==> inputs of run Y <==
Design ELA, start of the top module:
module ELA(clk, rst, ready, in_data, data_rd, req, wen, addr, data_wr, done);
	input				clk;
	input				rst;
	input				ready;
	input		[7:0]	in_data;
	input		[7:0]	data_rd;
	output reg			req;
	output reg			wen;
	output reg	[12:0]	addr;
	output reg	[7:0]	data_wr;
	output reg			done;
localparam IDLE = 3'd0, LOAD = 3'd1, OUT_PINK = 3'd2, OUT_BLUE = 3'd3, FINISH = 3'd4;
reg [2:0] state, next_state;
reg [5:0] count_row;
reg [6:0] count_column;
reg [7:0] U [0:127];	 
reg [7:0] L [0:127];	 
reg [7:0] D1, D2, D3;
integer i;
wire last_col = (count_column == 7'd127);
wire shift_in = (state == LOAD) || (state == OUT_PINK && !last_col);
wire rotate   = (state == OUT_BLUE);
function [7:0] avg;
	input [7:0] a, b;
	reg [8:0] s;
	begin
		s = {1'b0, a} + {1'b0, b};
		avg = s[8:1];
	end
endfunction
function [7:0] absd;
	input [7:0] a, b;
	begin
		absd = (a >= b) ? a - b : b - a;
	end
endfunction
always @(*) begin
	next_state = state;
	case(state)
		IDLE:     if(ready) next_state = LOAD;
		LOAD:     next_state = OUT_PINK;
		OUT_PINK: if(last_col) next_state = (count_row < 6'd2) ? LOAD : OUT_BLUE;
		OUT_BLUE: if(last_col) next_state = (count_row == 6'd32) ? FINISH : LOAD;
		default:  next_state = state;
	endcase
end
always @(posedge clk or posedge rst) begin
	if(rst) begin
		state <= IDLE;
		count_row <= 6'd0;
		count_column <= 7'd0;
	end
	else begin
		state <= next_state;
		if(state == LOAD)
			count_row <= count_row + 6'd1;
		if(state == OUT_PINK || state == OUT_BLUE)
			count_column <= count_column + 7'd1;
		else
			count_column <= 7'd0;
	end
end
always @(posedge clk) begin
	if(shift_in || rotate) begin
		for(i = 0; i < 127; i = i + 1) begin
			U[i] <= U[i + 1];
  ...
clock: 4.6 ns
lec_check: 0
abc_area: 0
cap_margin: 20
core_aspect_ratio: 1.78
core_margin: 2
core_utilization: 70
cts_cluster_size: 97
gpl_routability_driven: 0
gpl_timing_driven: 1
place_density_lb_addon: 0.08
setup_slack_margin: 1.35
slew_margin: 20
run.sh (not shown) runs the stock make flow with config.mk's settings and CLKGATE_MAP_FILE=.
==> inputs of run F, as changes to run Y <==
ABC_AREA = not set   (was 0)
CAP_MARGIN = 35   (was 20)
CORE_ASPECT_RATIO = not set   (was 1.78)
CORE_UTILIZATION = 40   (was 70)
CTS_CLUSTER_SIZE = not set   (was 97)
GPL_ROUTABILITY_DRIVEN = not set   (was 0)
GPL_TIMING_DRIVEN = not set   (was 1)
PLACE_DENSITY_LB_ADDON = not set   (was 0.08)
SETUP_SLACK_MARGIN = not set   (was 1.35)
TNS_END_PERCENT = 40   (was not set)
==> flow/constraint.sdc (replaced) <==
create_clock -name core_clock -period 8.5 [get_ports {clk}]
set_input_delay 1.7000 -clock core_clock [delete_from_list [all_inputs] [get_ports {clk}]]
set_output_delay 1.7000 -clock core_clock [all_outputs]
set_load 0.01 [all_outputs]
==> summary of the runs <==
- Run Y finished with setup timing left. Run F went through all stages and came out clean.
- Of run F and run Y, run Y has the higher clock skew (gap 0.0063 ns).
- In run Y the sequential share of layout area is lower than in run F, by 1.3 points.
- In synthesized cell count, run Y and run F do not differ.
- Between run Y and run F, the lower routed wire length is in run F (gap about 40%, measured against run F).
- In run F the die size is larger than in run Y, by about 70%.
- Between run Y and run F, the lower worst hold slack is in run F (gap 0.0049 ns).
- In area after synthesis, run F and run Y do not differ.
- Count of clock-buffer cells in the layout: run Y is lower than run F (21).
- In run Y the setup slack is worse than in run F, by 2.9 ns.
- Against run F, the global-route usage of run Y is higher by 14 points.


==> fjord: inputs <==
==> flow/design.v <==
`timescale 1ns/10ps
module ELA(clk, rst, ready, in_data, data_rd, req, wen, addr, data_wr, done);
	input				clk;
	input				rst;
	input				ready;
	input		[7:0]	in_data;
	input		[7:0]	data_rd;
	output reg			req;
	output reg			wen;
	output reg	[12:0]	addr;
	output reg	[7:0]	data_wr;
	output reg			done;
localparam IDLE = 3'd0, LOAD = 3'd1, OUT_PINK = 3'd2, OUT_BLUE = 3'd3, FINISH = 3'd4;
reg [2:0] state, next_state;
reg [5:0] count_row;
reg [6:0] count_column;
reg [7:0] U [0:127];	 
reg [7:0] L [0:127];	 
reg [7:0] D1, D2, D3;
integer i;
wire last_col = (count_column == 7'd127);
wire shift_in = (state == LOAD) || (state == OUT_PINK && !last_col);
wire rotate   = (state == OUT_BLUE);
function [7:0] avg;
	input [7:0] a, b;
	reg [8:0] s;
	begin
		s = {1'b0, a} + {1'b0, b};
		avg = s[8:1];
	end
endfunction
function [7:0] absd;
	input [7:0] a, b;
	begin
		absd = (a >= b) ? a - b : b - a;
	end
endfunction
always @(*) begin
	next_state = state;
	case(state)
		IDLE:     if(ready) next_state = LOAD;
		LOAD:     next_state = OUT_PINK;
		OUT_PINK: if(last_col) next_state = (count_row < 6'd2) ? LOAD : OUT_BLUE;
		OUT_BLUE: if(last_col) next_state = (count_row == 6'd32) ? FINISH : LOAD;
		default:  next_state = state;
	endcase
end
always @(posedge clk or posedge rst) begin
	if(rst) begin
		state <= IDLE;
		count_row <= 6'd0;
		count_column <= 7'd0;
	end
	else begin
		state <= next_state;
		if(state == LOAD)
			count_row <= count_row + 6'd1;
		if(state == OUT_PINK || state == OUT_BLUE)
			count_column <= count_column + 7'd1;
		else
			count_column <= 7'd0;
	end
end
always @(posedge clk) begin
	if(shift_in || rotate) begin
		for(i = 0; i < 127; i = i + 1) begin
			U[i] <= U[i + 1];
			L[i] <= L[i + 1];
		end
		U[127] <= rotate ? U[0] : L[0];
		L[127] <= rotate ? L[0] : in_data;
	end
	if(rotate) begin
		D1 <= absd(U[0], L[2]);
		D2 <= absd(U[1], L[1]);
		D3 <= absd(U[2], L[0]);
	end
end
reg [7:0] x, y, a, b, m, blue;
always @(*) begin
	x = U[0];
	y = L[0];
	if((D2 <= D1) && (D2 <= D3)) begin
		a = U[0]; b = L[0];
	end
	else if((D1 <= D2) && (D1 <= D3)) begin
		a = U[127]; b = L[1];
	end
	else begin
		a = U[1]; b = L[127];
	end
	if(count_column == 7'd0 || last_col) begin
		a = U[0]; b = L[0];
	end
	m = avg(a, b);
	if(((x >= m) && (x < y)) || ((x < m) && (x >= y)))
		blue = x;
	else if(((y >= m) && (y < x)) || ((y < m) && (y >= x)))
		blue = y;
	else
		blue = m;
end
always @(*) begin
	req = (state == LOAD);
	wen = (state == OUT_PINK) || (state == OUT_BLUE);
	done = (state == FINISH);
	addr = 13'd0;
	data_wr = 8'd0;
	if(state == OUT_PINK) begin
		addr = {count_row[4:0] - 5'd1, 1'b0, count_column};
		data_wr = L[127];
	end
	else if(state == OUT_BLUE) begin
		addr = {count_row[4:0] - 5'd2, 1'b1, count_column};
		data_wr = blue;
	end
end
endmodule
==> flow/run.sh <==
#!/bin/bash
# the make line also repeats each setting of config.mk as NAME=value (left out here)
make -C /OpenROAD-flow-scripts/flow DESIGN_CONFIG=/design/flow/config.mk WORK_HOME=/design/flow/orfs CLKGATE_MAP_FILE= finish
==> flow/config.mk <==
export PLATFORM = sky130hd
export DESIGN_NAME = ELA
export DESIGN_NICKNAME = ELA
export VERILOG_FILES = /design/flow/design.v
export SDC_FILE = /design/flow/constraint.sdc
export NUM_CORES = 4
export LEC_CHECK = 0
export ABC_AREA = 1
export CAP_MARGIN = 20
export CELL_PAD_IN_SITES_DETAIL_PLACEMENT = 2
export CELL_PAD_IN_SITES_GLOBAL_PLACEMENT = 1
export CORE_ASPECT_RATIO = 1.82
export CORE_MARGIN = 3
export CORE_UTILIZATION = 56
export GPL_ROUTABILITY_DRIVEN = 0
export GPL_TIMING_DRIVEN = 1
export HOLD_SLACK_MARGIN = 0.29
export MAX_ROUTING_LAYER = met4
export PLACE_DENSITY_LB_ADDON = 0.15
export SETUP_SLACK_MARGIN = -0.26
export SLEW_MARGIN = 10
==> flow/constraint.sdc <==
create_clock -name core_clock -period 4.68 [get_ports {clk}]
set_input_delay 0.9360 -clock core_clock [delete_from_list [all_inputs] [get_ports {clk}]]
set_output_delay 0.9360 -clock core_clock [all_outputs]
set_load 0.01 [all_outputs]
==> inputs of maple, as changes to fjord <==
==> flow/config.mk (replaced) <==
export PLATFORM = sky130hd
export DESIGN_NAME = ELA
export DESIGN_NICKNAME = ELA
export VERILOG_FILES = /design/flow/design.v
export SDC_FILE = /design/flow/constraint.sdc
export NUM_CORES = 4
export LEC_CHECK = 0
export CAP_MARGIN = 20
export CORE_MARGIN = 2
export CORE_UTILIZATION = 72
export PLACE_DENSITY_LB_ADDON = 0.0
export SLEW_MARGIN = 20
==> flow/constraint.sdc (replaced) <==
create_clock -name core_clock -period 6.72 [get_ports {clk}]
set_input_delay 1.3440 -clock core_clock [delete_from_list [all_inputs] [get_ports {clk}]]
set_output_delay 1.3440 -clock core_clock [all_outputs]
set_load 0.01 [all_outputs]
==> summary of the runs <==
- maple ran to the end with violations: setup timing. fjord ended with an error in 3_5_place_dp.
- Against fjord, the die area of maple is smaller by about 23%.
- Area after synthesis is about the same in fjord and maple.
- In maple the synthesized cell count is smaller than in fjord, by about 5%.
==> figures <==
item	maple	fjord
Status	finished with violations	stopped before the end
Last stage reached	-	3_5_place_dp
Reasons for failing layout checks	setup timing	-
Area of the chip	0.0962 mm^2	0.125 mm^2
Floorplan-stage core utilization	72.5%	56.5%
Average footprint of a synthesized cell	24.4 um^2	23.2 um^2
Syn_nets	2894	3035
Tally of unique sky130hd cells used after synthesis	73	42
Top-area cell type share of the netlist area	92.1%	92.3%
Simple-Gate Fraction of Synth Area	1.38%	2.30%
Die Width	310 um	263 um
Yosys cell count	2767	2908
Mux share	0.741%	0.139%
XOR/XNOR Area Share	0.415%	0.377%
Die height	310 um	474 um
Synthesized instance count	2767	2908
Standard cell core area	0.0932 mm^2	0.119 mm^2
Synthesized area	0.0675 mm^2	0.0674 mm^2
